== red ==
// Cordic_Machine
module Cordic_Machine(clock_pulse, reset, x_input, y_input, z_input, x_output, y_output, z_output, flag);
	input clock_pulse;
	input reset;  
	parameter fractional_bit = 22;
	parameter iteration_number = 22;
	input signed [fractional_bit+2:0] x_input;
	input signed [fractional_bit+2:0] y_input;
	input signed [fractional_bit+2:0] z_input;
	output signed [fractional_bit+2:0] x_output;
	output signed [fractional_bit+2:0] y_output;
	output signed [fractional_bit+2:0] z_output;
	output flag;  
	reg signed [fractional_bit+2:0] x_temp_result;
	reg signed [fractional_bit+2:0] y_temp_result;
	reg signed [fractional_bit+2:0] z_temp_result;
	reg [5:0] counter;  
	wire signed [fractional_bit+2:0] LUT_Atan [0:iteration_number];
	assign LUT_Atan[00] = 25'b000_0010000000000000000000;    
	assign LUT_Atan[01] = 25'b000_0001001011100100000000;   
	assign LUT_Atan[02] = 25'b000_0000100111111011001110;  
	assign LUT_Atan[03] = 25'b000_0000010100010001000100;
	assign LUT_Atan[04] = 25'b000_0000001010001011000011;
	assign LUT_Atan[05] = 25'b000_0000000101000101110101;
	assign LUT_Atan[06] = 25'b000_0000000010100010111101;
	assign LUT_Atan[07] = 25'b000_0000000001010001011111;
	assign LUT_Atan[08] = 25'b000_0000000000101000101111;
	assign LUT_Atan[09] = 25'b000_0000000000010100010111;
	assign LUT_Atan[10] = 25'b000_0000000000001010001011;
	assign LUT_Atan[11] = 25'b000_0000000000000101000101;
	assign LUT_Atan[12] = 25'b000_0000000000000010100010;
	assign LUT_Atan[13] = 25'b000_0000000000000001010001;
	assign LUT_Atan[14] = 25'b000_0000000000000000101000;
	assign LUT_Atan[15] = 25'b000_0000000000000000010100;
	assign LUT_Atan[16] = 25'b000_0000000000000000001010;
  ...
Size in the first run: ~1,500 cells after synthesis, roughly 150 I/O pins.
clock: 6.0 ns
lec_check: 0
cap_margin: 25
cell_pad_in_sites_detail_placement: 2
cell_pad_in_sites_global_placement: 1
core_aspect_ratio: 0.63
core_margin: 5
core_utilization: 52
gpl_routability_driven: 0
min_routing_layer: met2
place_density_lb_addon: 0.25
setup_slack_margin: 0.47
slew_margin: 20
run.sh (not shown) runs the stock make flow with config.mk's settings and CLKGATE_MAP_FILE=.
red did not finish; a tool error ended it in detailed placement (3_5_place_dp).
--- input diff red..blue ---
Settings: putting ABC_AREA at 1 where nothing was set; swapping 0.47 for -0.25 in SETUP_SLACK_MARGIN; clearing CELL_PAD_IN_SITES_GLOBAL_PLACEMENT, which used to be 1; clearing MIN_ROUTING_LAYER, which used to be met2; swapping 52 for 24 in CORE_UTILIZATION; putting PLACE_DENSITY at 0.91 where nothing was set; clearing CELL_PAD_IN_SITES_DETAIL_PLACEMENT, which used to be 2; clearing PLACE_DENSITY_LB_ADDON, which used to be 0.25; clearing GPL_ROUTABILITY_DRIVEN, which used to be 0; clearing CORE_ASPECT_RATIO, which used to be 0.63; swapping 25 for 20 in CAP_MARGIN; swapping 6.0 for 4.98 in the clock period (ns, I/O delays scaled along).
## What came out
No crash in blue: every stage finished, but the layout fails its final checks due to negative setup slack. Re multiplexer share of the synthesized area: blue and red aren't equal, and the higher value belongs to red. Taking red as the reference point, the average instance area after synthesis of blue falls by 28%. Cell total in the yosys stat output up 39% in blue wrt red. Synthesized cell count (blue vs. red) increases by more than a quarter. blue vs red — die size rose 110%. Compared to red, blue has tally of unique sky130hd cells used after synthesis 58 lower. Relative to red, area after synthesis increased by 0.96% in blue. Summary: with red as the reference, core area in blue moved up by more than 100%.

---

Setup of v28:
The RTL this note starts from:
==> flow/design.v <==
`timescale 1ns / 1ps
module Cordic_Machine(clock_pulse, reset, x_input, y_input, z_input, x_output, y_output, z_output, flag);
	input clock_pulse;
	input reset;  
	parameter fractional_bit = 22;
	parameter iteration_number = 22;
	input signed [fractional_bit+2:0] x_input;
	input signed [fractional_bit+2:0] y_input;
	input signed [fractional_bit+2:0] z_input;
	output signed [fractional_bit+2:0] x_output;
	output signed [fractional_bit+2:0] y_output;
	output signed [fractional_bit+2:0] z_output;
	output flag;  
	reg signed [fractional_bit+2:0] x_temp_result;
	reg signed [fractional_bit+2:0] y_temp_result;
	reg signed [fractional_bit+2:0] z_temp_result;
	reg [5:0] counter;  
	wire signed [fractional_bit+2:0] LUT_Atan [0:iteration_number];
	assign LUT_Atan[00] = 25'b000_0010000000000000000000;    
	assign LUT_Atan[01] = 25'b000_0001001011100100000000;   
	assign LUT_Atan[02] = 25'b000_0000100111111011001110;  
	assign LUT_Atan[03] = 25'b000_0000010100010001000100;
	assign LUT_Atan[04] = 25'b000_0000001010001011000011;
	assign LUT_Atan[05] = 25'b000_0000000101000101110101;
	assign LUT_Atan[06] = 25'b000_0000000010100010111101;
	assign LUT_Atan[07] = 25'b000_0000000001010001011111;
	assign LUT_Atan[08] = 25'b000_0000000000101000101111;
	assign LUT_Atan[09] = 25'b000_0000000000010100010111;
	assign LUT_Atan[10] = 25'b000_0000000000001010001011;
	assign LUT_Atan[11] = 25'b000_0000000000000101000101;
	assign LUT_Atan[12] = 25'b000_0000000000000010100010;
	assign LUT_Atan[13] = 25'b000_0000000000000001010001;
	assign LUT_Atan[14] = 25'b000_0000000000000000101000;
	assign LUT_Atan[15] = 25'b000_0000000000000000010100;
	assign LUT_Atan[16] = 25'b000_0000000000000000001010;
	assign LUT_Atan[17] = 25'b000_0000000000000000000101;
	assign LUT_Atan[18] = 25'b000_0000000000000000000010;
	assign LUT_Atan[19] = 25'b000_0000000000000000000001;
	assign LUT_Atan[20] = 25'b000_0000000000000000000000;
	assign LUT_Atan[21] = 25'b000_0000000000000000000000;
	assign LUT_Atan[22] = 25'b000_0000000000000000000000;
	always @(posedge clock_pulse) 
		begin
			if (reset)
				begin
					counter <= 0;
				end
			else if (counter == 0) 
				begin
					x_temp_result <= x_input;
					y_temp_result <= y_input;
					z_temp_result <= z_input;
					counter <= counter +1;
				end
			else 
				begin
					x_temp_result <= z_temp_result[fractional_bit+2] ? x_temp_result + (y_temp_result >>> (counter-1))
																					 : x_temp_result - (y_temp_result >>> (counter-1));
					y_temp_result <= z_temp_result[fractional_bit+2] ? y_temp_result - (x_temp_result >>> (counter-1))
																					 : y_temp_result + (x_temp_result >>> (counter-1));
					z_temp_result <= z_temp_result[fractional_bit+2] ? z_temp_result + LUT_Atan[counter-1]
																					 : z_temp_result - LUT_Atan[counter-1];
					counter <= (counter + 1) % (iteration_number);
				end
		end
	assign flag  = (counter == iteration_number-1) ? 1: 0;
	assign x_output = x_temp_result;
	assign y_output = y_temp_result;
	assign z_output = z_temp_result;
endmodule
Settings: LEC_CHECK=0, CAP_MARGIN=20, CELL_PAD_IN_SITES_DETAIL_PLACEMENT=2, CELL_PAD_IN_SITES_GLOBAL_PLACEMENT=2, CORE_MARGIN=2, CORE_UTILIZATION=40, PLACE_DENSITY_LB_ADDON=0.19, SETUP_SLACK_MARGIN=0.77, SLEW_MARGIN=20; clock period 6.0 ns.
v28 failed in global routing (5_1_grt) with DPL-0033.
The inputs of v22 differ from those of v28 as listed below.
Settings: CELL_PAD_IN_SITES_DETAIL_PLACEMENT removed (was 2); SETUP_SLACK_MARGIN changed from 0.77 to -0.43; CTS_CLUSTER_SIZE newly set to 58; CELL_PAD_IN_SITES_GLOBAL_PLACEMENT removed (was 2); PLACE_DENSITY_LB_ADDON removed (was 0.19); CORE_UTILIZATION changed from 40 to 57; the clock period (ns, I/O delays scaled along) changed from 6.0 to 4.21.
## What came out
- Comparing v28 against v22, there is no change at all in portion of netlist area occupied by mux cells.
- v22 got as far as global routing (5_1_grt), where a tool error ended the run.
- Relative to v28, core footprint decreased by about 30% in v22.
- The total setup buffers inserted after CTS of v22 is lower than that of v28.
- Comparing final HPWL from detailed placement for v28 and v22, the smaller number came from v22.
- v28 -> v22: number of cells produced by synthesis delta 0, exact match
- Changes observed in v22 relative to v28: row count has decreased, die size has decreased, floorplan die height has decreased.
- Diff v22..v28 | CTS H-tree depth | unchanged
--- input diff v22..v10 ---
Settings: clearing SETUP_SLACK_MARGIN, which used to be -0.43; swapping 57 for 63 in CORE_UTILIZATION; putting TNS_END_PERCENT at 5 where nothing was set; swapping 58 for 61 in CTS_CLUSTER_SIZE; swapping 4.21 for 5.69 in the clock period (ns, I/O delays scaled along).
Findings:
- v22: it failed during global routing (5_1_grt), and the tool reported GRT-0232.
- Nothing crashed in v10 and all stages finished; the problem is that the final layout failed, the offending checks being negative setup slack.
- Compared with v22, v10 shows a count of placed standard cells including taps that is 17% lower.
- Looking at floorplan utilization, v10 sits 6.6 points higher than v22 does.
- Die size: v10 < v22
- Across both runs, horizontal die dimension was lower for v10 than for v22.
- Minimum setup slack after placement (higher): v10
- Area of the core on v10 is ahead of v22.
- v10 against v22: basic-gate share of the synthesized area counting and, or, nand and nor cells held, height of the die went down 4.8%.
Modified inputs, v41 compared to v10
Settings: PLACE_DENSITY now 0.39, previously not set; CTS_CLUSTER_SIZE no longer set, was 61; TNS_END_PERCENT no longer set, was 5; CORE_UTILIZATION now 69, was 63; ABC_AREA now 0, previously not set; the clock period (ns, I/O delays scaled along) now 3.49, was 5.69.
==> comparison <==
Tool error DPL-0038 stopped v41 during detailed placement (3_5_place_dp); no final results.
Status: post-synthesis share of cell area spent on full adders, half adders and majority gates parity (v41, v10)
Chip area line of the yosys report came out exactly the same in v10 and v41.
Sort v10 and v41 by area of the die, ascending, and v41 comes first.
Comparing v10 against v41, there is no change at all in area fraction in mux cells.

---

v21:
RTL: the design.v shown in full above, as it stands there.
export LEC_CHECK = 0
export ABC_AREA = 0
export CAP_MARGIN = 20
export CORE_MARGIN = 2
export CORE_UTILIZATION = 72
export CTS_CLUSTER_DIAMETER = 337
export CTS_CLUSTER_SIZE = 21
export SETUP_SLACK_MARGIN = 1.33
export SLEW_MARGIN = 20
create_clock -name core_clock -period 4.45 [get_ports {clock_pulse}]
v21 did not finish: a tool error stopped it during 3_5_place_dp.
The following lists how v4 was set up differently from v21:
# v21
export LEC_CHECK = 0
export ABC_AREA = 0
export CAP_MARGIN = 20
export CORE_MARGIN = 2
export CORE_UTILIZATION = 72
export CTS_CLUSTER_DIAMETER = 337
export CTS_CLUSTER_SIZE = 21
export SETUP_SLACK_MARGIN = 1.33
export SLEW_MARGIN = 20
create_clock -name core_clock -period 4.45 [get_ports {clock_pulse}]
# v4
export LEC_CHECK = 0
export CAP_MARGIN = 20
export CORE_MARGIN = 2
export CORE_UTILIZATION = 44
export SLEW_MARGIN = 20
create_clock -name core_clock -period 4.61 [get_ports {clock_pulse}]
--- outcome ---
- v4 finished all stages; layout check result: FAIL, due to setup timing.
- v4 vs. v21: height of the chip went up about 27%; synthesized area per cell was more or less identical; floorplan core density saw a decrease.
- Final estimated routing congestion in global placement: lower on v4
- Synthesized instance count: v21 vs v4 identical
- Die width: lower on v21
- Looking at placeable core region across v21 and v4, the one that comes out higher is v4.
- Per the comparison of v4 with v21, placement row count shows an increase of 13; floorplan net count shows no meaningful change; chip area shows an increase of about 60%; distinct cell type count of the synthesized netlist shows no meaningful change.
Here is what was changed in the inputs of v57 compared with v4.
# v4
export LEC_CHECK = 0
export CAP_MARGIN = 20
export CORE_MARGIN = 2
export CORE_UTILIZATION = 44
export SLEW_MARGIN = 20
create_clock -name core_clock -period 4.61 [get_ports {clock_pulse}]
# v57
export LEC_CHECK = 0
export ABC_AREA = 0
export CAP_MARGIN = 20
export CORE_MARGIN = 2
export CORE_UTILIZATION = 55
export SETUP_SLACK_MARGIN = -0.05
export SLEW_MARGIN = 20
create_clock -name core_clock -period 4.98 [get_ports {clock_pulse}]
==> comparison <==
Completing all stages was not enough for v57: its layout failed the final checks because of setup timing. [compare] base=v4 new=v57: global-route track usage on met3 shows an increase of 2.9 points; overflow left after global routing shows no meaningful change.
[inputs] v47 vs v57
# v57
export LEC_CHECK = 0
export ABC_AREA = 0
export CAP_MARGIN = 20
export CORE_MARGIN = 2
export CORE_UTILIZATION = 55
export SETUP_SLACK_MARGIN = -0.05
export SLEW_MARGIN = 20
create_clock -name core_clock -period 4.98 [get_ports {clock_pulse}]
# v47
export LEC_CHECK = 0
export ABC_AREA = 1
export CAP_MARGIN = 20
export CORE_MARGIN = 5
export CORE_UTILIZATION = 55
export HOLD_SLACK_MARGIN = -0.1
export SETUP_SLACK_MARGIN = -0.23
export SLEW_MARGIN = 20
create_clock -name core_clock -period 4.98 [get_ports {clock_pulse}]
### Flow results
- Across both runs, met2 usage in global routing was lower for v47 than for v57.
- In v47 relative to v57, area of combinational cells with multiple inputs had gone down by more than 10%.
- Run comparison: v47 timing startpoint of the critical path counter[1]; v57 timing startpoint of the critical path counter[0]
- Count of multi-input combinational gates: v57 and v47 compared, lower one is v57
- v47 finished all stages; layout check result: FAIL, due to setup timing.
- v47 vs v57: final net count up by more than 10%
